## v9
==> flow/design.v <==
module ALU (
    input Clk,
    input Reset,
    input [7:0] operand_A, operand_B,
    input [3:0] Sel,
    output [7:0] Out,
    output [3:0] Flag);
    reg [7:0] Result;
    reg [3:0] FlagCpy;
    reg [7:0] nResult;
    reg [3:0] nFlag;
    reg [8:0] extendResult;
    reg [15:0] extendResult1;
    assign Out = Result;
    assign Flag = FlagCpy;
    always @(*)
    begin
        nResult = Result;
        nFlag = FlagCpy;
        extendResult = 9'd0;
        extendResult1 = 16'd0;
        case(Sel)
            4'h0:
                begin
                    extendResult = operand_A + operand_B;
                    if(extendResult >> 8 == 1)
                        nFlag = nFlag | 4'b0010;
                    else
                        nResult = extendResult[7:0];
                end
            4'h1:
                begin
                    if(operand_A < operand_B)
                        nFlag = nFlag | 4'b1000;
                    else
                        nResult = operand_A - operand_B;
                end
            4'h2:
                begin
                    extendResult1 = operand_A * operand_B;
                    if(extendResult1 >> 8 != 0)
                        nFlag = nFlag | 4'b0100;
                    else
                        nResult = operand_A * operand_B;
                    if(nResult == 0)
                        nFlag = nFlag | 4'b0001;
                end
            4'h3:
                begin
                    if(operand_A < operand_B)
                        nFlag = nFlag | 4'b1000;
                    else if(operand_B == 0)
                        nResult = 8'hFF;
                    else
                        nResult = operand_A / operand_B;
                    if(nResult == 0)
                        nFlag = nFlag | 4'b0001;
                end
            4'h4:
                begin
                extendResult1 = operand_A << operand_B;
                if(operand_B > 8 || (operand_A==1&&operand_B==8))
                    nFlag = nFlag | 4'b0010;
                else
                    begin
                    extendResult1 = operand_A << operand_B;
                    if(extendResult1 << 8 != 0)
                        nFlag = nFlag | 4'b0010;
                    else
                        nResult = operand_A << operand_B;
                    end
                if(nResult == 0)
                    nFlag = nFlag | 4'b0001;
                end
            4'h5:
                begin
                nResult = operand_A >> operand_B;
                if(nResult == 0)
                    nFlag = nFlag | 4'b0001;
                if(operand_B > 8 || (operand_B == 8 && operand_A==1) || (operand_B==7&&(operand_A == 2 || operand_A==3)) || operand_B==6&&(operand_A<=7&&operand_A>=4) || operand_B==5&&(operand_A<=15&&operand_A>=8) || operand_B==4&&(operand_A<=31&&operand_A>=16))
                    nFlag = nFlag | 4'b1000;
                end
            4'h6:
                begin
                nResult = operand_A & operand_B;
                if(nResult == 0)
                    nFlag = nFlag | 1;
                end
            4'h7:
                begin
                nResult = operand_A | operand_B;
                if(nResult == 0)
                    nFlag = nFlag | 1;
                end
            4'h8:
                begin
                nResult = operand_A ^ operand_B;
                if(nResult == 0)
                    nFlag = nFlag | 1;
                end
            4'h9:
                begin
                nResult = ~(operand_A ^ operand_B);
                if(nResult == 0)
                    nFlag = nFlag | 1;
                end
            4'hA:
                begin
                nResult = ~(operand_A & operand_B);
                if(nResult == 0)
                    nFlag = nFlag | 1;
                end
            4'hB:
                begin
                nResult = ~(operand_A | operand_B);
                if(nResult == 0)
                    nFlag = nFlag | 1;
                end
            default:
                nResult = 8'h00;
        endcase
    end
    always @(posedge Clk, posedge Reset)
    begin
        if(Reset) begin
            Result <= 8'h00;
            FlagCpy <= 4'b0000;
        end else begin
            Result <= nResult;
            FlagCpy <= nFlag;
        end
    end
endmodule
clock: 6.35 ns
lec_check: 0
abc_area: 1
cap_margin: 20
core_aspect_ratio: 1.4
core_margin: 2
core_utilization: 72
cts_cluster_diameter: 400
cts_cluster_size: 98
setup_slack_margin: 1.1
slew_margin: 20
tns_end_percent: 5
run.sh (not shown) runs the stock make flow with config.mk's settings and CLKGATE_MAP_FILE=.
v9 is listed as incomplete: the tool reported an error in global routing and the run ended there.
For v56, these inputs were changed with respect to v9:
Settings: swapping 98 for 99 in CTS_CLUSTER_SIZE; clearing CORE_ASPECT_RATIO, which used to be 1.4; clearing CTS_CLUSTER_DIAMETER, which used to be 400; clearing TNS_END_PERCENT, which used to be 5; clearing SETUP_SLACK_MARGIN, which used to be 1.1; swapping 6.35 for 11.9 in the clock period (ns, I/O delays scaled along).
==> results <==
v56 vs v9 — post-place instance area dropped by a little under 10%. Per the comparison of v56 with v9, total die size roughly the same; number of cell rows fell by 16%; height of the die -15%. The placeable core region reported for v56 is smaller than that of v9 by about 0.64%. Diff v9..v56 | synthesized netlist cell count | unchanged. v9 -> v56: number of placed instances with taps included decreased by a few percent. Placed wire-length estimate: v56 lower than v9. Taking v9 as the reference point, the die boundary width of v56 rises by 15 um. Re starting density of the core: v9 was lower than v56. v56 ran in full, but the layout does not pass; the checks complain about negative setup slack.
Here is what was changed in the inputs of v12 compared with v56.
Settings: ABC_AREA: 1 -> unset; TNS_END_PERCENT: unset -> 5; CTS_CLUSTER_SIZE: 99 -> 96; CTS_CLUSTER_DIAMETER: unset -> 175; the clock period (ns, I/O delays scaled along): 11.9 -> 12.2.
==> comparison <==
Seen in the log of v12: ODB-0269 during global routing, after which the run never completed. Note that the synthesized netlist cell count recorded for v56 amounts to 1.3 times the value seen in v12. Aoi/oai-family share of the synthesized area, v12 and v56: lower on v56. The area of the mapped netlist in v12 was lower than what v56 gave.
### v12 -> v54
Settings: TNS_END_PERCENT no longer set, was 5; CTS_CLUSTER_SIZE no longer set, was 96; CTS_CLUSTER_DIAMETER now 40, was 175; CORE_UTILIZATION now 66, was 72; the clock period (ns, I/O delays scaled along) now 8.56, was 12.2.
--- outcome ---
- v54 vs. v12: xor and xnor fraction of the mapped netlist area held, total half-perimeter wirelength after legalization and detailed placement now sits higher, floorplan-stage core utilization decreased 7.1 points, die boundary width grew by 4.3%.
- Reported for v54 and v12, maximum buffer depth of the clock tree turned out identical to the last digit.
- v54: it failed during global routing, and the tool reported GRT-0232.
- Reported for v54 and v12, number of buffers inserted by port buffering turned out identical to the last digit.
- Going from v12 to v54, the die size was found to have gone up by about 9%.
- Reported for v54 and v12, synthesized area turned out identical to the last digit.
- v12 → v54: number of gates given a new drive strength after cts went up, number of placed instances with taps included went up.
diff inputs: v54 => v34
Settings: CORE_UTILIZATION now 40, was 66; CTS_CLUSTER_DIAMETER no longer set, was 40; MIN_ROUTING_LAYER now met2, previously not set; CELL_PAD_IN_SITES_GLOBAL_PLACEMENT now 2, previously not set; the clock period (ns, I/O delays scaled along) now 15.4, was 8.56.
--- outcome ---
v34 ran to completion and came out clean on the timing, DRC and antenna checks. Compare v54 and v34 | floorplan core density higher: v54. Multiplexer share of the synthesized area came out exactly the same in v54 and v34. Going from v54 to v34, setup slack after placement shows an increase of 4.27 ns; post-synthesis instance area shows no meaningful change. Between v54 and v34, placed cell area is higher for v54, v34 comes in under that. Synthesized area per cell came out exactly the same in v54 and v34. Count of flip-flops with a built-in enable after synthesis: v34 vs v54 identical. Between v54 and v34, placed cell count is higher for v34, v54 comes in under that. The run showing the greater half-perimeter wire length after detailed placement is v34. The area enclosed by the die boundary of v34 exceeds that of v54 by about 60%.

north:
Starts from the design.v that is shown in full above.
clock: 11.4 ns
lec_check: 0
abc_area: 0
cap_margin: 20
core_margin: 2
core_utilization: 68
place_density_lb_addon: 0.06
slew_margin: 20
north did not finish; a tool error ended it in global routing (5_1_grt).
The following lists how south was set up differently from north:
Settings: CORE_UTILIZATION changed from 68 to 72; ABC_AREA changed from 0 to 1; CTS_CLUSTER_DIAMETER newly set to 400; PLACE_DENSITY_LB_ADDON removed (was 0.06); CTS_CLUSTER_SIZE newly set to 98; the clock period (ns, I/O delays scaled along) changed from 11.4 to 6.35.
Findings:
FAIL for each of south and north
Die area: south vs north up about 2.5%
The width of the die in south sits about 1.2% above the value recorded for north.
south vs north: core outline area up in south
Setup changes, south to east
Settings: CTS_CLUSTER_DIAMETER: 400 -> unset; ABC_AREA: 1 -> unset; CORE_UTILIZATION: 72 -> 39; CTS_CLUSTER_SIZE: 98 -> unset; the clock period (ns, I/O delays scaled along): 6.35 -> 16.4.
### Flow results
Flip-flop and latch count after synthesis delta (south -> east): insignificant. Compared with south, east shows die boundary width that has gone up by more than a quarter. Multiplexer share of the synthesized area is lower on south. Comparing south and east, the lower routability-driven placement congestion ratio was measured on east. The number of standard cells after synthesis in east was lower than what south gave. Relative to south, yosys stat chip area has decreased by 570 um^2 in east. Number of rows in the core area: higher on east. east | stages: all done | timing, DRC, antenna: all pass. Taking south as the reference point, the worst setup slack before clock tree synthesis of east rises by 5.37 ns.
Here is what was changed in the inputs of west compared with east.
Settings: swapping 39 for 40 in CORE_UTILIZATION; swapping 16.4 for 13.5 in the clock period (ns, I/O delays scaled along).
--- outcome ---
- Every run (east and west) finished clean.
- | net switching power | west vs east | worse |
- Compared with east, west ends up with a larger final cell area.
- Higher routed wire length was reported by west, not east.
- Wire length of the first global-routing pass: west vs east up about 2.4%
- west vs. east: non-filler instance count after layout went up by 1.7%.
- Total area of multi-input combinational cells for west: about 2.4% up relative to east
- Largest net degree at the start of global routing delta for west relative to east: 2 lower

Setup of job 101:
// ALU: RTL as listed in full above, without the edits since
clock: 11.7 ns
lec_check: 0
cap_margin: 10
core_margin: 2
core_utilization: 72
cts_cluster_diameter: 25
gpl_timing_driven: 1
hold_slack_margin: -0.1
max_routing_layer: met5
place_density: 0.64
setup_slack_margin: 2.34
slew_margin: 20
tns_end_percent: 80
Job 101: it failed during global routing (5_1_grt), and the tool reported GRT-0232.
diff inputs: job 101 => job 102
- a change of CORE_UTILIZATION from 72 to 30
- a deleted HOLD_SLACK_MARGIN that had been -0.1
- a change of SETUP_SLACK_MARGIN from 2.34 to -0.9
- a change of PLACE_DENSITY from 0.64 to 0.65
- a change of GPL_TIMING_DRIVEN from 1 to 0
- a deleted CTS_CLUSTER_DIAMETER that had been 25
- a change of the clock period (ns, I/O delays scaled along) from 11.7 to 17.0
Results
Compared with job 101, in job 102 y dimension of the die increased 53 um; chip footprint increased 130%; number of gates resized after cts decreased 58.
Job 102: flow complete, layout not clean; failing: setup timing
Job 101: it failed during global routing (5_1_grt), and the tool reported GRT-0232.
Relative to job 102, the following input files were edited for job 103:
- setting GPL_ROUTABILITY_DRIVEN to 0 for the first time
- setting CTS_CLUSTER_SIZE to 82 for the first time
- changing TNS_END_PERCENT from 80 to 20
- changing MAX_ROUTING_LAYER from met5 to met4
- setting CELL_PAD_IN_SITES_GLOBAL_PLACEMENT to 2 for the first time
- changing SETUP_SLACK_MARGIN from -0.9 to 4.75
### Flow results
Measured against each other, job 102 and job 103 differ in clock power, the higher figure coming from job 102. | internal power contribution | job 103 vs job 102 | worse |. Compared with job 102, job 103 shows a higher share of power burned in combinational logic. Job 103 completed end to end with timing, DRC and antenna clean.
diff inputs: job 103 => job 104
- an added HOLD_SLACK_MARGIN of 0.12
- a change of CORE_MARGIN from 2 to 10
- a deleted CELL_PAD_IN_SITES_GLOBAL_PLACEMENT that had been 2
- an added CORE_ASPECT_RATIO of 0.5
- a change of SETUP_SLACK_MARGIN from 4.75 to -0.9
- a change of MAX_ROUTING_LAYER from met4 to met5
- a deleted CTS_CLUSTER_SIZE that had been 82
- a deleted GPL_ROUTABILITY_DRIVEN that had been 0
- a change of CAP_MARGIN from 10 to 40
- a change of GPL_TIMING_DRIVEN from 0 to 1
## What came out
- Comparing routed length on met1 for job 103 and job 104, the smaller number came from job 104.
- For the setup slack, job 104 came in 2.82 ns lower than job 103 did.
- Diff job 103 and job 104: critical path depth higher in job 103
- In the tables for job 103 and job 104, non-clock buffer count reads higher with job 103.
- Against job 103, the final cell area of job 104 is lower.
- Number of setup buffers added after CTS: lower on job 104
- Per the comparison of job 104 with job 103, final standard cell count with taps included and fillers excluded -48; power went down; full die area +about 24%.
Changes in job 105 relative to job 104:
- removing CORE_ASPECT_RATIO (formerly 0.5)
- changing CAP_MARGIN from 40 to 10
- changing CORE_UTILIZATION from 30 to 72
- changing CORE_MARGIN from 10 to 2
- changing TNS_END_PERCENT from 20 to 80
- changing HOLD_SLACK_MARGIN from 0.12 to -0.1
- changing the clock period (ns, I/O delays scaled along) from 17.0 to 12.3
--- outcome ---
| job 105 | all stages done | FAIL | setup timing |
On count of plain and timing-repair buffers in the layout: job 105 sits above job 104.
Between job 104 and job 105, the flow reports total detailed-routing wirelength increasing by more than a quarter.
[job 105 vs job 104] part of the total power dissipated in sequential elements: lower in job 105

Starts from the design.v that is shown in full above.
Settings: LEC_CHECK=0, ABC_AREA=0, CAP_MARGIN=20, CORE_MARGIN=2, CORE_UTILIZATION=68, PLACE_DENSITY_LB_ADDON=0.06, SLEW_MARGIN=20; clock period 11.5 ns.
The first run stopped in global routing.
Change:
- ABC_AREA: 0 -> unset
- CORE_UTILIZATION: 68 -> 58
- PLACE_DENSITY_LB_ADDON: 0.06 -> unset
- clock period: 11.5 -> 13.0 ns (I/O delays scaled with it)
=> The changed run ran to the end with no violations. Synthesized cell count does not change. Area after synthesis is unchanged. Die area rises by about 17%.
Change:
- CORE_MARGIN: 2 -> 10
- CORE_UTILIZATION: 58 -> 31
- TNS_END_PERCENT: unset -> 15
- clock period: 13.0 -> 13.5 ns (I/O delays scaled with it)
Effect: Routed wire length decreases by 4.3%; flip-flop count does not change; register-to-register slack improved by 0.54 ns; die size climbs by 120%; combinational power shrinks by 7.6%; worst hold slack is worse by 0.0094 ns; cell count went up by about 11%; power drops by 7.4%; cell area fell by about 1.1%.
Change:
- CELL_PAD_IN_SITES_GLOBAL_PLACEMENT: unset -> 0
- CORE_MARGIN: 10 -> 2
- CORE_UTILIZATION: 31 -> 42
- MIN_ROUTING_LAYER: unset -> met2
- SLEW_MARGIN: 20 -> 40
- TNS_END_PERCENT: 15 -> unset
The new run went through all stages and came out clean. Synthesized area stays the same. Final cell count falls by 6.8%. Sequential cell count is unchanged. Wire length rises by 7.3%. Count of clock-buffer cells in the layout does not change.

Starts from the design.v that is shown in full above.
clock: 13.5 ns
lec_check: 0
cap_margin: 20
core_margin: 10
core_utilization: 40
setup_slack_margin: -1.18
slew_margin: 20
tns_end_percent: 50
The baseline finished with setup timing left.
==> next run, changes <==
Settings changed: CORE_ASPECT_RATIO set to 0.5, CORE_MARGIN 10 to 2, SETUP_SLACK_MARGIN -1.18 to not set, TNS_END_PERCENT 50 to 40.
With this change the flow completed without violations.
Die size fell by 20%.
Routed wire length rose by 2.4%.
Global-route usage rose by 6.1 points.
Cell count rose by 1.4%.
Critical path depth rose by 3.
Area after synthesis stays the same.
Design area rose by 2.7%.
Clock skew rose by 0.0037 ns.
==> next run, changes <==
Settings changed: CAP_MARGIN 20 to 10, CELL_PAD_IN_SITES_GLOBAL_PLACEMENT set to 0, CORE_ASPECT_RATIO 0.5 to not set, CORE_UTILIZATION 40 to 42, MIN_ROUTING_LAYER set to met2, PLACE_DENSITY set to 0.56, SETUP_SLACK_MARGIN set to -0.73, SLEW_MARGIN 20 to 40, TNS_END_PERCENT 40 to not set.
Result: This time the run reached the layout checks and failed them: DRC, setup timing; combinational power rises by 4.3%; core utilization rises by 2.2 points; total power rises by 4.1%; via count rises by 39%; register-to-register slack loses 0.05 ns; cell count falls by about 1.1%; clock power rises by 5.7%; worst setup slack loses 0.77 ns; clock skew stays flat; wire length rises by about 15%; die size falls by 5.0%.
==> next run, changes <==
Settings changed: CORE_MARGIN 2 to 9, CTS_CLUSTER_DIAMETER set to 262.
The new run finished with setup timing left.
Utilization rises by 0.74 points.
Wire length rises by 1.5%.
Global-route usage falls by 8.1 points.
Setup slack is better by 0.033 ns.
Power rises by 1.6%.
==> next run, changes <==
Settings changed: CORE_ASPECT_RATIO set to 0.61, CORE_MARGIN 9 to 10, CORE_UTILIZATION 42 to 40, GPL_ROUTABILITY_DRIVEN set to 1.
The changed run reached the layout checks and failed them: setup timing. Setup slack is better by 0.27 ns. Wire length increases by 8.0%. Final cell count increases by 1.5%.

RTL: the design.v shown in full above, as it stands there.
clock: 13.5 ns
lec_check: 0
cap_margin: 0
core_aspect_ratio: 0.5
core_margin: 7
core_utilization: 61
slew_margin: 20
tns_end_percent: 25
The first run passed the timing, DRC and antenna checks.
==> next run, changes <==
CAP_MARGIN = 20   (was 0)
CORE_ASPECT_RATIO = unset   (was 0.5)
CORE_MARGIN = 10   (was 7)
CORE_UTILIZATION = 40   (was 61)
SETUP_SLACK_MARGIN = -1.22   (was unset)
This time the run produced a layout that fails on negative setup slack.
Synthesized cell count stays the same.
Synthesized area does not change.
Via count went down by about 7%.
Non-clock buffer count increases by 2.
Setup slack degrades by 680 ps.
Routed wire length fell by 8.5%.
First-iteration DRC count shrinks by 24%.
Register-to-register slack gets better by 150 ps.
==> next run, changes <==
CORE_MARGIN = 2   (was 10)
SETUP_SLACK_MARGIN = -0.84   (was -1.22)
TNS_END_PERCENT = unset   (was 25)
clock period = 13.0 ns   (was 13.5 ns; I/O delays follow)
The changed run reached the layout checks and failed them: negative setup slack.
Die area drops by about 20%.
First-iteration DRC count climbs by 0.95%.
Wire length drops by 1.5%.
Clock power climbs by 6.4%.
Power climbs by about 6%.
==> next run, changes <==
ABC_AREA = 1   (was unset)
CORE_UTILIZATION = 70   (was 40)
CTS_CLUSTER_DIAMETER = 40   (was unset)
CTS_CLUSTER_SIZE = 72   (was unset)
SETUP_SLACK_MARGIN = unset   (was -0.84)
clock period = 8.56 ns   (was 13.0 ns; I/O delays follow)
With this change the flow aborted during global routing (5_1_grt). Area after synthesis climbs by about 9%. Die size drops by about 37%. Synthesized cell count climbs by 34%.
Power figures rest on the tool's default switching activity, not on a simulated workload.
